Setup of exp/quartz:
==> flow/design.v <==
`timescale 1ns/10ps
module  SOBEL(clk,reset,busy,ready,iaddr,idata,cdata_rd,cdata_wr,caddr_rd,caddr_wr,cwr,crd,csel	);
	input clk,reset;
	input ready;
	input [7:0] idata;
	input [7:0] cdata_rd;
	output reg busy;
	output reg [16:0] iaddr;
	output reg [7:0] cdata_wr;
	output [15:0] caddr_rd;
	output reg [15:0] caddr_wr;
	output reg cwr;
	output crd;
	output reg [1:0] csel;
	assign caddr_rd = 16'd0;
	assign crd = 1'b0;
	localparam IDLE = 2'd0, READ = 2'd1, WRITE = 2'd2, DONE = 2'd3;
	reg [1:0] state;
	reg [3:0] count;
	reg [16:0] count_iaddr;    
	reg [16:0] w_count;        
	reg [71:0] pixel_value;    
	reg [7:0] sobel_x;
	wire [71:0] win = {idata, pixel_value[63:0]};
	wire [7:0] p0 = win[7:0],   p1 = win[15:8],  p2 = win[23:16];
	wire [7:0] p3 = win[31:24], p5 = win[47:40];
	wire [7:0] p6 = win[55:48], p7 = win[63:56], p8 = win[71:64];
	wire signed [11:0] gx = $signed({4'b0, p0}) + $signed({3'b0, p3, 1'b0}) + $signed({4'b0, p6})
	                      - $signed({3'b0, p5, 1'b0}) - $signed({4'b0, p2}) - $signed({4'b0, p8});
	wire signed [11:0] gy_r = $signed({4'b0, pixel_value[7:0]}) + $signed({3'b0, pixel_value[15:8], 1'b0}) + $signed({4'b0, pixel_value[23:16]})
	                        - $signed({3'b0, pixel_value[63:56], 1'b0}) - $signed({4'b0, pixel_value[55:48]}) - $signed({4'b0, pixel_value[71:64]});
	function [7:0] clamp(input signed [11:0] v);
		if (v > 255) clamp = 8'd255;
		else if (v < 0) clamp = 8'd0;
		else clamp = v[7:0];
	endfunction
	wire [8:0] temp_combine = sobel_x + cdata_wr + 9'd1;
	always @(posedge clk)
	begin
		if (reset) begin
			state <= IDLE;
			busy <= 1'b0;
			cwr <= 1'b0;
			csel <= 2'b00;
			count <= 4'd0;
			iaddr <= 17'd0;
			count_iaddr <= 17'd0;
			w_count <= 17'd0;
			caddr_wr <= 16'd0;
			cdata_wr <= 8'd0;
		end
		else begin
			case (state)
			IDLE: begin
				if (ready) begin
					busy <= 1'b1;
					state <= READ;
					count <= 4'd0;
					count_iaddr <= 17'd0;
					iaddr <= 17'd0;
					w_count <= 17'd0;
				end
			end
			READ: begin
				pixel_value[count*8 +: 8] <= idata;
				if (count == 4'd8) begin
					cwr <= 1'b1;
					csel <= 2'b01;
					cdata_wr <= clamp(gx);
					sobel_x <= clamp(gx);
					caddr_wr <= w_count[15:0];
					state <= WRITE;
				end
				else begin
					if (count == 4'd2 || count == 4'd5)
						iaddr <= iaddr + 17'd256;
					else
						iaddr <= iaddr + 17'd1;
					count <= count + 4'd1;
				end
			end
			WRITE: begin
				if (csel == 2'b01) begin
					csel <= 2'b10;
					cdata_wr <= clamp(gy_r);
				end
				else if (csel == 2'b10) begin
					csel <= 2'b11;
					cdata_wr <= temp_combine[8:1];
				end
				else begin
					cwr <= 1'b0;
					csel <= 2'b00;
					count <= 4'd0;
					w_count <= w_count + 17'd1;
					if (w_count == 17'd65535) begin
						busy <= 1'b0;
						state <= DONE;
					end
					else begin
						state <= READ;
						if (count_iaddr % 258 == 255) begin
							count_iaddr <= count_iaddr + 17'd3;
							iaddr <= count_iaddr + 17'd3;
						end
						else begin
							count_iaddr <= count_iaddr + 17'd1;
							iaddr <= count_iaddr + 17'd1;
						end
					end
				end
			end
			default: ;
			endcase
		end
	end
endmodule
Settings: LEC_CHECK=0, CAP_MARGIN=20, CORE_MARGIN=2, CORE_UTILIZATION=65, MAX_ROUTING_LAYER=met4, SETUP_SLACK_MARGIN=1.51, SLEW_MARGIN=20; clock period 10.1 ns.
run.sh (not shown) runs the stock make flow with config.mk's settings and CLKGATE_MAP_FILE=.
diff inputs: exp/quartz => exp/willow
Settings: CORE_UTILIZATION changed from 65 to 40; MAX_ROUTING_LAYER removed (was met4); SETUP_SLACK_MARGIN removed (was 1.51); the clock period (ns, I/O delays scaled along) changed from 10.1 to 9.6.
--- outcome ---
exp/willow reached the final stage; the timing, DRC and antenna checks on its layout passed. Per the comparison of exp/willow with exp/quartz, worst-case hold slack held steady; yosys cell count held steady; post-synthesis sequential area ratio held steady; routed metal-1 wirelength grew by 8.9%; final core area utilization shrank by 33 points. Compared with exp/quartz, exp/willow shows a required time at the endpoint of the critical path that is 0.50 ns lower. Capture point of the worst path = iaddr[13]: exp/quartz; capture point of the worst path = iaddr[14]: exp/willow. exp/willow: cell row count 28% above exp/quartz. Relative to exp/quartz, the critical path arrival of exp/willow is higher by 0.18 ns. Post-detailed-routing wire length: exp/willow vs exp/quartz down 4.6%.
Changes in exp/indigo relative to exp/willow:
Settings: putting CTS_CLUSTER_DIAMETER at 300 where nothing was set; putting GPL_TIMING_DRIVEN at 1 where nothing was set; swapping 20 for 0 in CAP_MARGIN; putting CELL_PAD_IN_SITES_GLOBAL_PLACEMENT at 0 where nothing was set; putting TNS_END_PERCENT at 90 where nothing was set; putting PLACE_DENSITY_LB_ADDON at 0.28 where nothing was set; putting SETUP_SLACK_MARGIN at 2.82 where nothing was set; putting CELL_PAD_IN_SITES_DETAIL_PLACEMENT at 1 where nothing was set; putting ABC_AREA at 1 where nothing was set; swapping 20 for 35 in SLEW_MARGIN; putting MAX_ROUTING_LAYER at met4 where nothing was set; putting MIN_ROUTING_LAYER at met2 where nothing was set.
Notes after the runs:
Run status, exp/indigo: aborted in global routing, error GRT-0232
| total die size | higher: exp/indigo |
Going from exp/willow to exp/indigo, pre-placement core utilization shows an increase of 0.24 points.
#### Input delta (exp/violet over exp/indigo)
Settings: setting PLACE_DENSITY to 0.36 for the first time; removing MIN_ROUTING_LAYER (formerly met2); removing GPL_TIMING_DRIVEN (formerly 1); changing TNS_END_PERCENT from 90 to 40; removing PLACE_DENSITY_LB_ADDON (formerly 0.28); setting CORE_ASPECT_RATIO to 0.5 for the first time; removing ABC_AREA (formerly 1); setting CTS_CLUSTER_SIZE to 47 for the first time; removing CELL_PAD_IN_SITES_DETAIL_PLACEMENT (formerly 1); changing CTS_CLUSTER_DIAMETER from 300 to 290; changing SLEW_MARGIN from 35 to 20; removing MAX_ROUTING_LAYER (formerly met4); removing CELL_PAD_IN_SITES_GLOBAL_PLACEMENT (formerly 0); changing CAP_MARGIN from 0 to 20; changing CORE_UTILIZATION from 40 to 63.
Notes after the runs:
[compare] base=exp/indigo new=exp/violet: complex-gate fraction of the synthesized area now sits higher, floorplan die height now sits lower, die size now sits lower, post-synthesis instance area now sits lower. exp/violet has completed all stages; timing, DRC and antenna checks passed. Portion of the post-synthesis area used by sequential elements in exp/violet is 1.5 points above exp/indigo. Relative to exp/indigo, the placed wire-length estimate after detailed placement measured on exp/violet has decreased by more than 10%. Diff exp/indigo -> exp/violet: worst setup slack before clock tree synthesis fell by 0.52 ns, synthesized instance count fell by 337. Compared with exp/indigo, routability congestion estimate from global placement in exp/violet increased by a few percent.

## red
RTL: the design.v shown in full above, as it stands there.
export LEC_CHECK = 0
export ABC_AREA = 1
export CAP_MARGIN = 0
export CORE_ASPECT_RATIO = 1.02
export CORE_MARGIN = 2
export CORE_UTILIZATION = 72
export CTS_CLUSTER_DIAMETER = 222
export CTS_CLUSTER_SIZE = 46
export GPL_ROUTABILITY_DRIVEN = 1
export PLACE_DENSITY = 0.65
export SETUP_SLACK_MARGIN = -0.05
export SLEW_MARGIN = 20
create_clock -name core_clock -period 8.58 [get_ports {clk}]
Complete run, failing final checks: red, reason setup timing.
diff inputs: red => blue
Settings: removing CORE_ASPECT_RATIO (formerly 1.02); changing CORE_UTILIZATION from 72 to 60; removing CTS_CLUSTER_SIZE (formerly 46); removing SETUP_SLACK_MARGIN (formerly -0.05); removing CTS_CLUSTER_DIAMETER (formerly 222); removing PLACE_DENSITY (formerly 0.65); removing GPL_ROUTABILITY_DRIVEN (formerly 1); changing CAP_MARGIN from 0 to 20; changing the clock period (ns, I/O delays scaled along) from 8.58 to 8.57.
blue completed every stage of the flow, and the final layout passed the timing, DRC and antenna checks. Via count of the first global-routing pass, blue vs red: down by a few percent. Per the comparison of blue with red, sequential cell count neither gained nor lost much; share of final layout cell area taken by non-clock buffers has increased; number of gates resized after cts up 2; length of the first detailed-routing pass in iterations went down by 1; relative area change from synthesis to final layout rose 3.4 points. Of the two values seen for critical path launch point, count_iaddr[9] was produced by blue and count_iaddr[11] by red. The placed cell area in blue sits 360 um2 above the value recorded for red. Going from red to blue, the core utilization was found to have gone down by 13 points. Routed wire length, blue vs red: down by more than 10%.

RTL: the design.v shown in full above, as it stands there.
Settings: LEC_CHECK=0, ABC_AREA=1, CAP_MARGIN=0, CORE_ASPECT_RATIO=1.02, CORE_MARGIN=2, CORE_UTILIZATION=70, CTS_CLUSTER_DIAMETER=222, CTS_CLUSTER_SIZE=46, GPL_ROUTABILITY_DRIVEN=1, PLACE_DENSITY=0.65, SETUP_SLACK_MARGIN=1.38, SLEW_MARGIN=20; clock period 5.17 ns.
The starting point did not get past global routing with GRT-0232.
Edit:
==> flow/config.mk (replaced) <==
export PLATFORM = sky130hd
export DESIGN_NAME = SOBEL
export DESIGN_NICKNAME = SOBEL
export VERILOG_FILES = /design/flow/design.v
export SDC_FILE = /design/flow/constraint.sdc
export NUM_CORES = 4
export LEC_CHECK = 0
export CAP_MARGIN = 20
export CORE_MARGIN = 2
export CORE_UTILIZATION = 40
export SLEW_MARGIN = 20
==> flow/constraint.sdc (replaced) <==
create_clock -name core_clock -period 9.3 [get_ports {clk}]
set_input_delay 1.8600 -clock core_clock [delete_from_list [all_inputs] [get_ports {clk}]]
set_output_delay 1.8600 -clock core_clock [all_outputs]
set_load 0.01 [all_outputs]
Result: With this change the flow completed with no timing, DRC or antenna violations. Die area climbs by 65%. Area after synthesis came out lower by 4.6%. Synthesized cell count decreases by 19%.
Edit:
--- a/flow/config.mk
+++ b/flow/config.mk
@@ -10,2 +10,5 @@
 export CORE_UTILIZATION = 40
+export CTS_CLUSTER_DIAMETER = 393
+export CTS_CLUSTER_SIZE = 95
+export PLACE_DENSITY = 0.35
 export SLEW_MARGIN = 20
==> flow/constraint.sdc (replaced) <==
create_clock -name core_clock -period 9.6 [get_ports {clk}]
set_input_delay 1.9200 -clock core_clock [delete_from_list [all_inputs] [get_ports {clk}]]
set_output_delay 1.9200 -clock core_clock [all_outputs]
set_load 0.01 [all_outputs]
Clock skew is about the same.
Maximum frequency fell by 3.0%.
Die size stays the same.
Cell area drops by 1.2%.
Register-to-register slack gets better by 0.02 ns.
Hold slack gets worse by 0.0083 ns.
Setup slack gains 0.025 ns.

== run 1 ==
// SOBEL: RTL as listed in full above, without the edits since
clock: 4.47 ns
lec_check: 0
abc_area: 1
cap_margin: 20
core_aspect_ratio: 0.5
core_margin: 2
core_utilization: 68
cts_cluster_diameter: 62
slew_margin: 20
Stage in which a tool error killed run 1: 5_1_grt.
--- input diff run 1..run 2 ---
# run 1
export LEC_CHECK = 0
export ABC_AREA = 1
export CAP_MARGIN = 20
export CORE_ASPECT_RATIO = 0.5
export CORE_MARGIN = 2
export CORE_UTILIZATION = 68
export CTS_CLUSTER_DIAMETER = 62
export SLEW_MARGIN = 20
create_clock -name core_clock -period 4.47 [get_ports {clk}]
# run 2
export LEC_CHECK = 0
export CAP_MARGIN = 20
export CORE_MARGIN = 2
export CORE_UTILIZATION = 66
export SLEW_MARGIN = 20
create_clock -name core_clock -period 7.95 [get_ports {clk}]
## What came out
- Arithmetic-cell share of the synthesized area counting full adders, half adders and majority gates, run 1 and run 2: larger value in run 2
- Compared with run 1, run 2 shows die size that has gone down by a few percent.
- STATUS run=run 2 STAGES=ALL_DONE FINAL_CHECKS=FAILED CAUSE=setup timing
- On summed standard-cell area reported by yosys: between run 1 and run 2, it ends up higher for run 1.
For run 3, these inputs were changed with respect to run 2:
# run 2
export LEC_CHECK = 0
export CAP_MARGIN = 20
export CORE_MARGIN = 2
export CORE_UTILIZATION = 66
export SLEW_MARGIN = 20
create_clock -name core_clock -period 7.95 [get_ports {clk}]
# run 3
export LEC_CHECK = 0
export CAP_MARGIN = 20
export CORE_MARGIN = 2
export CORE_UTILIZATION = 72
export PLACE_DENSITY = 0.81
export SLEW_MARGIN = 20
create_clock -name core_clock -period 8.66 [get_ports {clk}]
Notes after the runs:
No crash in run 3: every stage finished, but the layout fails its final checks due to setup timing.
No crash in run 2: every stage finished, but the layout fails its final checks due to setup timing.
Run 3 vs run 2: met1 global-route usage up
For number of combinational gates with multiple inputs, run 2 and run 3 come out practically identical.
In the final design statistics, run 3 uses fewer standard cells in total than run 2.
Reported for run 2 and run 3, synthesized cell count turned out identical to the last digit.
Fill cell instance count of the final layout: run 3 vs run 2 down about 36%
Looking at final hold slack across both flows, run 3 is the weaker of the two, with run 2 ahead.
Looking at design area, run 3 sits 300 µm² lower than run 2 does.
Final weighted congestion in routability-driven placement ends up higher on run 3.
Here is what was changed in the inputs of run 4 compared with run 3.
# run 3
export LEC_CHECK = 0
export CAP_MARGIN = 20
export CORE_MARGIN = 2
export CORE_UTILIZATION = 72
export PLACE_DENSITY = 0.81
export SLEW_MARGIN = 20
create_clock -name core_clock -period 8.66 [get_ports {clk}]
# run 4
export LEC_CHECK = 0
export ABC_AREA = 1
export CAP_MARGIN = 20
export CORE_MARGIN = 2
export CORE_UTILIZATION = 68
export SLEW_MARGIN = 20
create_clock -name core_clock -period 7.38 [get_ports {clk}]
[summary]
Nothing crashed in run 4 and all stages finished; the problem is that the final layout failed, the offending checks being setup timing. Run 3 has a higher core utilization than run 4. Yosys synthesis chip area came out higher on run 4 than on run 3. Relative to run 3, the count of routing violations after the opening detailed-route iteration measured on run 4 has decreased by more than a quarter. Setup slack: run 4 less than run 3.
